Setup of JK:
// FFT
module FFT(
    input                   clk,
    input                   rst_n,
    input                   valid_i,
    input signed [10:0]      x_r,
    output                  finish,
    output signed [16:0]    answer
);
    wire [0:3] valid_o_bus;
    wire [13:0] data_r_bus_1, data_i_bus_1;
    wire [14:0] data_r_bus_2, data_i_bus_2;
    wire [15:0] data_r_bus_3, data_i_bus_3;
    wire [16:0] data_r_bus_4, data_i_bus_4;
    wire [16:0] X_r, X_i;
    wire         done;
    STAGE1 stg1(
        .clk(clk),
        .rst_n(rst_n),
        .valid_i(valid_i),
        .data_in_r(x_r),
        .data_in_i(11'd0),
        .valid_o(valid_o_bus[0]),
        .data_out_r(data_r_bus_1),
        .data_out_i(data_i_bus_1)
    );
    STAGE2 stg2(
        .clk(clk),
        .rst_n(rst_n),
        .valid_i(valid_o_bus[0]),
        .data_in_r(data_r_bus_1),
        .data_in_i(data_i_bus_1),
        .valid_o(valid_o_bus[1]),
        .data_out_r(data_r_bus_2),
        .data_out_i(data_i_bus_2)
    );
    STAGE3 stg3(
        .clk(clk),
        .rst_n(rst_n),
        .valid_i(valid_o_bus[1]),
        .data_in_r(data_r_bus_2),
        .data_in_i(data_i_bus_2),
        .valid_o(valid_o_bus[2]),
        .data_out_r(data_r_bus_3),
        .data_out_i(data_i_bus_3)
    );
    STAGE4 stg4(
        .clk(clk),
        .rst_n(rst_n),
        .valid_i(valid_o_bus[2]),
        .data_in_r(data_r_bus_3),
        .data_in_i(data_i_bus_3),
        .valid_o(valid_o_bus[3]),
        .data_out_r(data_r_bus_4),
        .data_out_i(data_i_bus_4)
    );
    STAGE5 stg5(
        .clk(clk),
        .rst_n(rst_n),
        .valid_i(valid_o_bus[3]),
        .data_in_r(data_r_bus_4),
        .data_in_i(data_i_bus_4),
        .valid_o(done),
        .data_out_r(X_r),
        .data_out_i(X_i)
    );
    SORTING sort(
        .clk(clk),
        .rst_n(rst_n),
        .start_sorting(done),
        .out_r(X_r),
        .out_i(X_i),
        .answer(answer),
        .seq(finish)
);
  ...
Size: roughly 13000 cells after synthesis, ~2300 flip-flops, about 130000 um2 of cells after synthesis.
Settings: LEC_CHECK=0, CAP_MARGIN=20, CORE_MARGIN=2, CORE_UTILIZATION=29, SLEW_MARGIN=20; clock period 13.8 ns.
run.sh (not shown) runs the stock make flow with config.mk's settings and CLKGATE_MAP_FILE=.
JK was carried through to the last stage, and its layout satisfied the timing, design-rule and antenna checks.
Relative to JK, the following input files were edited for MS:
# JK
export LEC_CHECK = 0
export CAP_MARGIN = 20
export CORE_MARGIN = 2
export CORE_UTILIZATION = 29
export SLEW_MARGIN = 20
create_clock -name core_clock -period 13.8 [get_ports {clk}]
# MS
export LEC_CHECK = 0
export CAP_MARGIN = 20
export CORE_MARGIN = 2
export CORE_UTILIZATION = 65
export SLEW_MARGIN = 20
create_clock -name core_clock -period 5.13 [get_ports {clk}]
## What came out
- The final report for MS shows a completed flow and a layout that fails verification, specifically negative setup slack.
- Routed wire in MS totals more than in JK.
- There was hardly any difference in footprint of the flip-flops and latches between MS and JK.
- Looking at worst setup slack across both flows, MS is the weaker of the two, with JK ahead.
- In MS, the number of antenna diodes came out 4 above the value in JK.
- Lower fmax among JK and MS: JK
- Status: netlist area before placement parity (MS, JK)
- Going from JK to MS, share of total power in the clock network shrinks by 1.5 points.
Here is what was changed in the inputs of AL compared with MS.
# MS
export LEC_CHECK = 0
export CAP_MARGIN = 20
export CORE_MARGIN = 2
export CORE_UTILIZATION = 65
export SLEW_MARGIN = 20
create_clock -name core_clock -period 5.13 [get_ports {clk}]
# AL
export LEC_CHECK = 0
export ABC_AREA = 0
export CAP_MARGIN = 20
export CORE_MARGIN = 2
export CORE_UTILIZATION = 70
export CTS_CLUSTER_SIZE = 30
export GPL_ROUTABILITY_DRIVEN = 0
export MIN_ROUTING_LAYER = met1
export PLACE_DENSITY_LB_ADDON = 0.03
export SETUP_SLACK_MARGIN = 0.11
export SLEW_MARGIN = 40
create_clock -name core_clock -period 6.75 [get_ports {clk}]
Findings:
Every stage of AL finished as expected; the final checks, on the other hand, flagged negative setup slack, which means the layout fails. As far as flip-flop count goes, AL and MS are indistinguishable; the numbers are identical. The type of the tightest min-delay check comes out input pin to asynchronous set/reset pin in one run and register to register in the other, namely in MS and AL respectively. Relative to MS, the achievable clock frequency of AL is lower by 0.39%. Of AL and MS, MS shows the lower global-route usage, with AL above it. In the tables for AL and MS, number of cells on the worst reg-to-reg path reads higher with MS.
#### Input delta (TR over AL)
# AL
export LEC_CHECK = 0
export ABC_AREA = 0
export CAP_MARGIN = 20
export CORE_MARGIN = 2
export CORE_UTILIZATION = 70
export CTS_CLUSTER_SIZE = 30
export GPL_ROUTABILITY_DRIVEN = 0
export MIN_ROUTING_LAYER = met1
export PLACE_DENSITY_LB_ADDON = 0.03
export SETUP_SLACK_MARGIN = 0.11
export SLEW_MARGIN = 40
create_clock -name core_clock -period 6.75 [get_ports {clk}]
# TR
export LEC_CHECK = 0
export CAP_MARGIN = 20
export CORE_MARGIN = 2
export CORE_UTILIZATION = 40
export SETUP_SLACK_MARGIN = 0.99
export SLEW_MARGIN = 20
create_clock -name core_clock -period 8.83 [get_ports {clk}]
## What came out
- TR — count of clock-buffer cells in the layout about 7% higher, AL as reference
- TR against AL: flop share of the area increased 1.3 points; proportion of cell area occupied by multi-input gates increased 0.18 points.
- TR reached the end of the flow, and the finished layout is clean on the timing, design-rule and antenna checks.
- Of TR and AL, TR shows the higher width of the die, with AL below it.
- Per the comparison of TR with AL, final number of setup-violating endpoints down 41, overall via count from detail_route down 11%, final cell count up 1210, total sequential power down about 24%.
The inputs of PW differ from those of TR as listed below.
# TR
export LEC_CHECK = 0
export CAP_MARGIN = 20
export CORE_MARGIN = 2
export CORE_UTILIZATION = 40
export SETUP_SLACK_MARGIN = 0.99
export SLEW_MARGIN = 20
create_clock -name core_clock -period 8.83 [get_ports {clk}]
# PW
export LEC_CHECK = 0
export ABC_AREA = 0
export CAP_MARGIN = 20
export CORE_MARGIN = 2
export CORE_UTILIZATION = 70
export CTS_CLUSTER_SIZE = 14
export GPL_ROUTABILITY_DRIVEN = 0
export MIN_ROUTING_LAYER = met1
export PLACE_DENSITY_LB_ADDON = 0.03
export SETUP_SLACK_MARGIN = 0.11
export SLEW_MARGIN = 40
create_clock -name core_clock -period 6.72 [get_ports {clk}]
Findings:
Required time reported for the critical path endpoint for PW: 440 ps up relative to TR
Comparing PW with TR, the multi-input gate count came out essentially unchanged.
Ran to the end and failed final checks on negative setup slack: PW.
Summary of PW over TR: switching power increased by 26% relative to the old numbers, pre-CTS setup slack decreased by 850 ps relative to the old numbers.
[compare] base=TR new=PW: global-route usage saw an increase; total power consumption of the routed design higher.

FFT again, from the RTL that the note above started with.
make LEC_CHECK=0 CAP_MARGIN=20 CORE_MARGIN=4 CORE_UTILIZATION=40 CTS_CLUSTER_DIAMETER=97 MAX_ROUTING_LAYER=met4 SLEW_MARGIN=5 TNS_END_PERCENT=40 finish   # period 12.8 ns
==> next run, changes <==
CAP_MARGIN = 40   (was 20)
CORE_MARGIN = 2   (was 4)
CORE_UTILIZATION = 70   (was 40)
CTS_CLUSTER_DIAMETER = 289   (was 97)
CTS_CLUSTER_SIZE = 19   (was unset)
MAX_ROUTING_LAYER = unset   (was met4)
SLEW_MARGIN = 20   (was 5)
TNS_END_PERCENT = unset   (was 40)
clock period = 6.41 ns   (was 12.8 ns; I/O delays follow)
Outcome: The new run finished with setup timing left; clock power goes up by 21%; final cell count goes down by 6.6%; die size goes down by 43%; utilization goes up by 35 points; hold slack improves by 0.11 ns.

build 34:
FFT again, from the RTL that the note above started with.
Design FFT, start of the top module:
module FFT(
    input                   clk,
    input                   rst_n,
    input                   valid_i,
    input signed [10:0]      x_r,
    output                  finish,
    output signed [16:0]    answer
);
==> flow/config.mk <==
export PLATFORM = sky130hd
export DESIGN_NAME = FFT
export DESIGN_NICKNAME = FFT
export VERILOG_FILES = /design/flow/design.v
export SDC_FILE = /design/flow/constraint.sdc
export NUM_CORES = 4
export LEC_CHECK = 0
export ABC_AREA = 1
export CAP_MARGIN = 10
export CELL_PAD_IN_SITES_GLOBAL_PLACEMENT = 2
export CORE_MARGIN = 3
export CORE_UTILIZATION = 42
export CTS_CLUSTER_DIAMETER = 110
export GPL_ROUTABILITY_DRIVEN = 0
export GPL_TIMING_DRIVEN = 1
export MIN_ROUTING_LAYER = met1
export PLACE_DENSITY_LB_ADDON = 0.03
export SETUP_SLACK_MARGIN = 0.11
export SLEW_MARGIN = 40
==> flow/constraint.sdc <==
create_clock -name core_clock -period 8.33 [get_ports {clk}]
set_input_delay 1.6660 -clock core_clock [delete_from_list [all_inputs] [get_ports {clk}]]
set_output_delay 1.6660 -clock core_clock [all_outputs]
set_load 0.01 [all_outputs]
For build 25, these inputs were changed with respect to build 34:
Settings: removing CTS_CLUSTER_DIAMETER (formerly 110); changing GPL_ROUTABILITY_DRIVEN from 0 to 1; removing GPL_TIMING_DRIVEN (formerly 1); setting CTS_CLUSTER_SIZE to 14 for the first time; changing ABC_AREA from 1 to 0; removing CELL_PAD_IN_SITES_GLOBAL_PLACEMENT (formerly 2); changing CORE_MARGIN from 3 to 2; changing CAP_MARGIN from 10 to 20; changing CORE_UTILIZATION from 42 to 72; changing the clock period (ns, I/O delays scaled along) from 8.33 to 6.39.
--- outcome ---
- Build 25: register area share after synthesis is 1.4 points higher than what build 34 reported.
- Build 25: aborted in 5_1_grt (tool error)
- Build 25 ended up with a lower area of the core than build 34 did.
- Number of instances in the synthesized netlist in build 25 is 2271 below build 34.
The inputs of build 69 differ from those of build 25 as listed below.
Settings: MIN_ROUTING_LAYER: met1 -> unset; PLACE_DENSITY_LB_ADDON: 0.03 -> unset; ABC_AREA: 0 -> unset; CTS_CLUSTER_SIZE: 14 -> unset; SLEW_MARGIN: 40 -> 20; SETUP_SLACK_MARGIN: 0.11 -> unset; GPL_ROUTABILITY_DRIVEN: 1 -> unset; CORE_UTILIZATION: 72 -> 40; the clock period (ns, I/O delays scaled along): 6.39 -> 4.88.
Results
- Final checks on build 69, whose flow otherwise completed, came back failing, citing negative setup slack.
- Compared with build 25, in build 69 chip area +about 80%, placer congestion estimate went down, placed instance count saw an increase, placed standard-cell area went up 0.0058 mm2.
- Number of setup buffers added after CTS sits higher in build 69 than in build 25.
- Reported for build 25 and build 69, adder-cell share of the synthesized area turned out identical to the last digit.
Modified inputs, build 11 compared to build 69
Settings: changing CORE_UTILIZATION from 40 to 70; setting CTS_CLUSTER_SIZE to 14 for the first time; changing the clock period (ns, I/O delays scaled along) from 4.88 to 7.35.
--- outcome ---
- The layout from build 11, despite a flow that completed every stage, fails the layout checks, with the failing checks listed as negative setup slack.
- Build 11 vs build 69: worst slack at placement up
- When build 11 is set beside build 69, its count of antenna diodes in the layout turns out to be 16 larger.
- Diff build 69 -> build 11 | power | decrease of 36%
- The buffer and inverter count on the worst path reported for build 11 is smaller than that of build 69 by 9.
- Of build 11 and build 69, it is build 11 that has the higher met3 capacity usage during global routing.
- The wire length in build 11 sits 9600 um above the value recorded for build 69.
Input-level comparison between build 27 and build 11:
Settings: swapping 20 for 35 in SLEW_MARGIN; putting PLACE_DENSITY at 0.36 where nothing was set; putting MIN_ROUTING_LAYER at met2 where nothing was set; putting CELL_PAD_IN_SITES_GLOBAL_PLACEMENT at 1 where nothing was set; putting GPL_ROUTABILITY_DRIVEN at 1 where nothing was set; swapping 70 for 22 in CORE_UTILIZATION; clearing CTS_CLUSTER_SIZE, which used to be 14; swapping 7.35 for 15.0 in the clock period (ns, I/O delays scaled along).
Notes after the runs:
- Build 27 against build 11: worst hold slack after final layout shows an increase of 0.016 ns; count of clock-buffer cells in the layout rose by 31%.
- When build 27 is measured against build 11, its sequential fraction of design power turns out 5.4 points lower.
- Every stage of the flow completed for build 27, and the final layout passed the timing, design-rule and antenna checks.
Input-level comparison between build 68 and build 27:
Settings: CELL_PAD_IN_SITES_GLOBAL_PLACEMENT no longer set, was 1; GPL_ROUTABILITY_DRIVEN no longer set, was 1; MIN_ROUTING_LAYER no longer set, was met2; CTS_CLUSTER_SIZE now 35, previously not set; CORE_UTILIZATION now 70, was 22; PLACE_DENSITY no longer set, was 0.36; SLEW_MARGIN now 20, was 35; CORE_ASPECT_RATIO now 0.71, previously not set; the clock period (ns, I/O delays scaled along) now 5.9, was 15.0.
Notes after the runs:
Status | build 68 and build 27 | clean except build 68. Status build 68: flow complete, layout not clean - negative setup slack. For final cell count, dividing the value from build 68 by the value from build 27 gives 0.78. Side by side, power per cell area turned out higher in build 68 than in build 27. Across both runs, final core area utilization was higher for build 68 than for build 27. Build 68 reports a lower final worst-path setup slack than build 27 does. Build 68 vs build 27, final routed wire length divided by cell count went up by 15%. Part of the total power dissipated in the clock network for build 68: 5.2 points down relative to build 27. Compared build 68 against build 27; clock skew within noise. Compared build 68 against build 27; combinational share of power within noise. Summary of build 68 over build 27: final setup violation count up 97, final routed wirelength across all metal layers saw a decrease.
Power and IR drop assume default switching activity.
